job 6509:
Design ted, start of the top module:
module ted
(
	input         clk,				 
	input         reset,
	input  [15:0] addr_in,
	output [15:0] addr_out,
	input   [7:0] data_in,
	output  [7:0] data_out,
	input         rw,
	output        cpuclk,			 
	output  [6:0] color,				 
	output        csync,
	output reg    hsync,
	output reg    vsync,
	output reg    hblank,
	output reg    vblank_out,
	input         wide,
	output        ce_pix,
	output        irq,
	output        ba,
	output reg    cs_io,
	output reg    cs_ram,
	output reg    cs0,
	output reg    cs1,
	output reg    aec,
	output  [4:0] snd,
	output        pal,
	input   [7:0] k,
	input   [1:0] tvmode,
	output        cpuenable			 
);
Size: ~1,200 flip-flops, roughly 51,000 sq um of cells after synthesis.
Settings: LEC_CHECK=0, ABC_AREA=0, CAP_MARGIN=20, CELL_PAD_IN_SITES_GLOBAL_PLACEMENT=0, CORE_MARGIN=2, CORE_UTILIZATION=40, CTS_CLUSTER_DIAMETER=332, GPL_ROUTABILITY_DRIVEN=0, GPL_TIMING_DRIVEN=0, HOLD_SLACK_MARGIN=-0.05, MAX_ROUTING_LAYER=met4, MIN_ROUTING_LAYER=met2, SETUP_SLACK_MARGIN=1.83, SLEW_MARGIN=35; clock period 10.0 ns.
run.sh (not shown) runs the stock make flow with config.mk's settings and CLKGATE_MAP_FILE=.
Job 6509 did not finish: a tool error stopped it during global routing.
diff inputs: job 6509 => job 7082
Settings: clearing GPL_TIMING_DRIVEN, which used to be 0; clearing CTS_CLUSTER_DIAMETER, which used to be 332; clearing MIN_ROUTING_LAYER, which used to be met2; swapping 20 for 10 in CAP_MARGIN; clearing GPL_ROUTABILITY_DRIVEN, which used to be 0; putting CORE_ASPECT_RATIO at 1.5 where nothing was set; putting TNS_END_PERCENT at 35 where nothing was set; putting CTS_CLUSTER_SIZE at 14 where nothing was set; swapping 2 for 3 in CORE_MARGIN; clearing SETUP_SLACK_MARGIN, which used to be 1.83; swapping -0.05 for 0.22 in HOLD_SLACK_MARGIN; clearing CELL_PAD_IN_SITES_GLOBAL_PLACEMENT, which used to be 0; swapping 40 for 65 in CORE_UTILIZATION.
[summary]
Job 7082 completed every stage of the flow, and the final layout passed the timing, design-rule and antenna checks. Per the comparison of job 7082 with job 6509, xor-xnor portion of the synthesized cell area held; number of buffers inserted by hold repair at cts held; total number of placement rows went down 4.6%; arithmetic-cell share of the synthesized area counting full adders, half adders and majority gates held. Job 7082 vs job 6509 on H-tree depth: job 7082 is the lower one. On job 7082: share of the core filled by cells before placement is 26 points higher than what job 6509 gave. Job 7082 vs job 6509, number of placed instances, taps included went down by 13%. Looking at worst setup slack after placement across both flows, job 7082 is the stronger of the two, with job 6509 trailing. Between job 6509 and job 7082, the die area is higher for job 6509. Number of input and output port buffers inserted: lower on job 6509. Half-perimeter wire length of the detailed placement result delta (job 7082 − job 6509): favourable.

========
ted again, from the RTL that the note above started with.
export LEC_CHECK = 0
export CAP_MARGIN = 15
export CORE_ASPECT_RATIO = 1.16
export CORE_MARGIN = 2
export CORE_UTILIZATION = 72
export CTS_CLUSTER_DIAMETER = 395
export GPL_TIMING_DRIVEN = 1
export MAX_ROUTING_LAYER = met5
export PLACE_DENSITY = 0.66
export SETUP_SLACK_MARGIN = 0.41
export SLEW_MARGIN = 20
export TNS_END_PERCENT = 25
create_clock -name core_clock -period 3.34 [get_ports {clk}]
The starting point passed the timing, design-rule and antenna checks.
Next try:
CAP_MARGIN = 20   (was 15)
CORE_ASPECT_RATIO = default   (was 1.16)
CTS_CLUSTER_DIAMETER = default   (was 395)
CTS_CLUSTER_SIZE = 49   (was default)
GPL_TIMING_DRIVEN = default   (was 1)
MAX_ROUTING_LAYER = default   (was met5)
PLACE_DENSITY = default   (was 0.66)
SETUP_SLACK_MARGIN = 0.58   (was 0.41)
TNS_END_PERCENT = default   (was 25)
clock period = 3.31 ns   (was 3.34 ns; I/O delays follow)
Effect:
- final cell count went up slightly
- flip-flop count is unchanged
- area after synthesis is unchanged
- sequential share of layout area shrinks by 0.47 points
- clock skew shrinks by 8.1 ps
- setup slack improved by 94 ps
- worst hold slack gets better by 24 ps
- core utilization goes up by 0.44 points
- design area rose slightly
- combinational power rose slightly
- register-to-register slack improves by 280 ps
Next try:
CORE_UTILIZATION = 40   (was 72)
CTS_CLUSTER_SIZE = default   (was 49)
SETUP_SLACK_MARGIN = default   (was 0.58)
clock period = 5.95 ns   (was 3.31 ns; I/O delays follow)
Wire length is lower by a little under a tenth; utilization shrinks by 37 points; total power shrinks by well over a third; worst hold slack improves by 7.0 ps.
Next try:
CORE_UTILIZATION = 70   (was 40)
SETUP_SLACK_MARGIN = 0.5   (was default)
clock period = 3.73 ns   (was 5.95 ns; I/O delays follow)
The new run produced a clean layout.
Non-clock buffer count goes up by 118.
Synthesized area does not change.
Global-route usage goes up by 22 points.
Cell count came out lower by about 8%.
Utilization came out higher by 33 points.
Total power rose by 49%.

========
Starting RTL as in the previous note.
make LEC_CHECK=0 ABC_AREA=1 CAP_MARGIN=20 CORE_ASPECT_RATIO=1.5 CORE_MARGIN=3 CORE_UTILIZATION=37 CTS_CLUSTER_SIZE=73 MAX_ROUTING_LAYER=met4 SLEW_MARGIN=20 finish   # period 10.0 ns
The baseline ran to the end with no violations.
Then changed:
Settings changed: ABC_AREA 1 to not set, CORE_ASPECT_RATIO 1.5 to not set, CORE_MARGIN 3 to 2, CORE_UTILIZATION 37 to 40, CTS_CLUSTER_SIZE 73 to not set, MAX_ROUTING_LAYER met4 to not set.
Clock period 10.0 ns to 3.5 ns, I/O delays scaled along.
The changed run completed with no timing, DRC or antenna violations.
Count of clock-buffer cells in the layout climbs by 28.
Global-route usage climbs by 0.28 points.
Design area climbs by 3.6%.
Sequential cell count does not change.
Sequential power climbs to 2.9 times its value.
Non-clock buffer count climbs by 216.
Hold slack loses 94 ps.
Sequential share of layout area drops by 1.4 points.
Core utilization climbs by 4.7 points.
Clock power climbs to 3.1 times its value.
Synthesized area hardly moves.
Then changed:
Settings changed: CORE_UTILIZATION 40 to 70, SETUP_SLACK_MARGIN set to 0.52.
Clock period 3.5 ns to 3.68 ns, I/O delays scaled along.
Setup slack improved by 300 ps.
Clock power went down by roughly a tenth.
Count of clock-buffer cells in the layout falls by 33.
Cell area drops by a few percent.
Core utilization increases by 33 points.
Cell count decreases by roughly a tenth.
Synthesized cell count stays the same.
Clock skew went up by 36 ps.
Total power goes down by a little under a tenth.
Global-route usage came out higher by 20 points.
Then changed:
Settings changed: ABC_AREA set to 1, CORE_UTILIZATION 70 to 62, SETUP_SLACK_MARGIN 0.52 to not set.
Clock period 3.68 ns to 8.2 ns, I/O delays scaled along.
Effect: Power is lower by about 56%; wire length falls by 8.2%; core utilization went down by 11 points; die size rises by about 12%; design area came out lower by 2.5%; clock power fell by 57%; flip-flop count stays the same.

========
ted again, from the RTL that the note above started with.
## ted
module ted
(
	input         clk,				 
	input         reset,
	input  [15:0] addr_in,
	output [15:0] addr_out,
	input   [7:0] data_in,
	output  [7:0] data_out,
	input         rw,
	output        cpuclk,			 
	output  [6:0] color,				 
	output        csync,
	output reg    hsync,
	output reg    vsync,
	output reg    hblank,
	output reg    vblank_out,
	input         wide,
	output        ce_pix,
	output        irq,
	output        ba,
	output reg    cs_io,
	output reg    cs_ram,
	output reg    cs0,
	output reg    cs1,
	output reg    aec,
	output  [4:0] snd,
	output        pal,
	input   [7:0] k,
	input   [1:0] tvmode,
	output        cpuenable			 
);
clock: 3.31 ns
lec_check: 0
abc_area: 1
cap_margin: 40
core_aspect_ratio: 0.7
core_margin: 2
core_utilization: 72
cts_cluster_diameter: 365
cts_cluster_size: 11
hold_slack_margin: 0.29
place_density: 0.39
setup_slack_margin: 0.99
slew_margin: 40
tns_end_percent: 5
Next try:
ABC_AREA = default   (was 1)
CAP_MARGIN = 20   (was 40)
CORE_ASPECT_RATIO = default   (was 0.7)
CTS_CLUSTER_DIAMETER = 359   (was 365)
CTS_CLUSTER_SIZE = default   (was 11)
HOLD_SLACK_MARGIN = default   (was 0.29)
PLACE_DENSITY = default   (was 0.39)
PLACE_DENSITY_LB_ADDON = 0.0   (was default)
SETUP_SLACK_MARGIN = default   (was 0.99)
SLEW_MARGIN = 20   (was 40)
clock period = 6.13 ns   (was 3.31 ns; I/O delays follow)
After rerunning: The new run passed the timing, design-rule and antenna checks; setup slack improves by 1400 ps; total power went down by 43%; wire length went down by 13%; die size hardly moves; sequential share of layout area went up by 1.5 points; via count went down by 10%; cell count went down by 10%.
Next try:
ABC_AREA = 1   (was default)
CTS_CLUSTER_DIAMETER = default   (was 359)
CTS_CLUSTER_SIZE = 98   (was default)
PLACE_DENSITY = 0.39   (was default)
PLACE_DENSITY_LB_ADDON = default   (was 0.0)
TNS_END_PERCENT = default   (was 5)
clock period = 3.31 ns   (was 6.13 ns; I/O delays follow)
Result: Final area grows by about 2.8%; sequential share of layout area shrinks by 1.1 points; final cell count climbs by about 11%; total power grows by 90%; utilization climbs by 3.2 points; worst setup slack got worse by 1600 ps; clock skew stays flat; die size hardly moves; via count came out higher by about 10%; first-iteration DRC count came out higher by 13%; routed wire length rose by 12%.

========
== run A ==
Starting RTL as in the previous note.
make LEC_CHECK=0 CAP_MARGIN=0 CORE_ASPECT_RATIO=0.89 CORE_MARGIN=2 CORE_UTILIZATION=72 CTS_CLUSTER_SIZE=43 HOLD_SLACK_MARGIN=-0.08 SETUP_SLACK_MARGIN=0.64 SLEW_MARGIN=20 finish   # period 3.31 ns
## Diff of input files: run B against run A
- PLACE_DENSITY_LB_ADDON now 0.0, previously not set
- CTS_CLUSTER_SIZE no longer set, was 43
- CORE_ASPECT_RATIO no longer set, was 0.89
- HOLD_SLACK_MARGIN no longer set, was -0.08
- CAP_MARGIN now 20, was 0
- SETUP_SLACK_MARGIN no longer set, was 0.64
- the clock period (ns, I/O delays scaled along) now 6.13, was 3.31
==> results <==
Result for run A and run B: all clean. Between run A and run B, the highest ir drop seen on vdd is lower for run B. Cell area after synthesis: run A vs run B, no meaningful difference. From run A to run B the numbers moved as follows: switching power went down 3300 µW; combinational power share went down 0.6 points. First-pass detailed-route iteration total (run B over run A): decrease, 1. Setup slack improves in run B relative to run A. Area of the core region (run B over run A): increase, about 0.46%. Per the comparison of run B with run A, critical path depth shows a reduction of 1; power shows a reduction of about 46%.
Power is estimated from default activity; no workload was simulated.
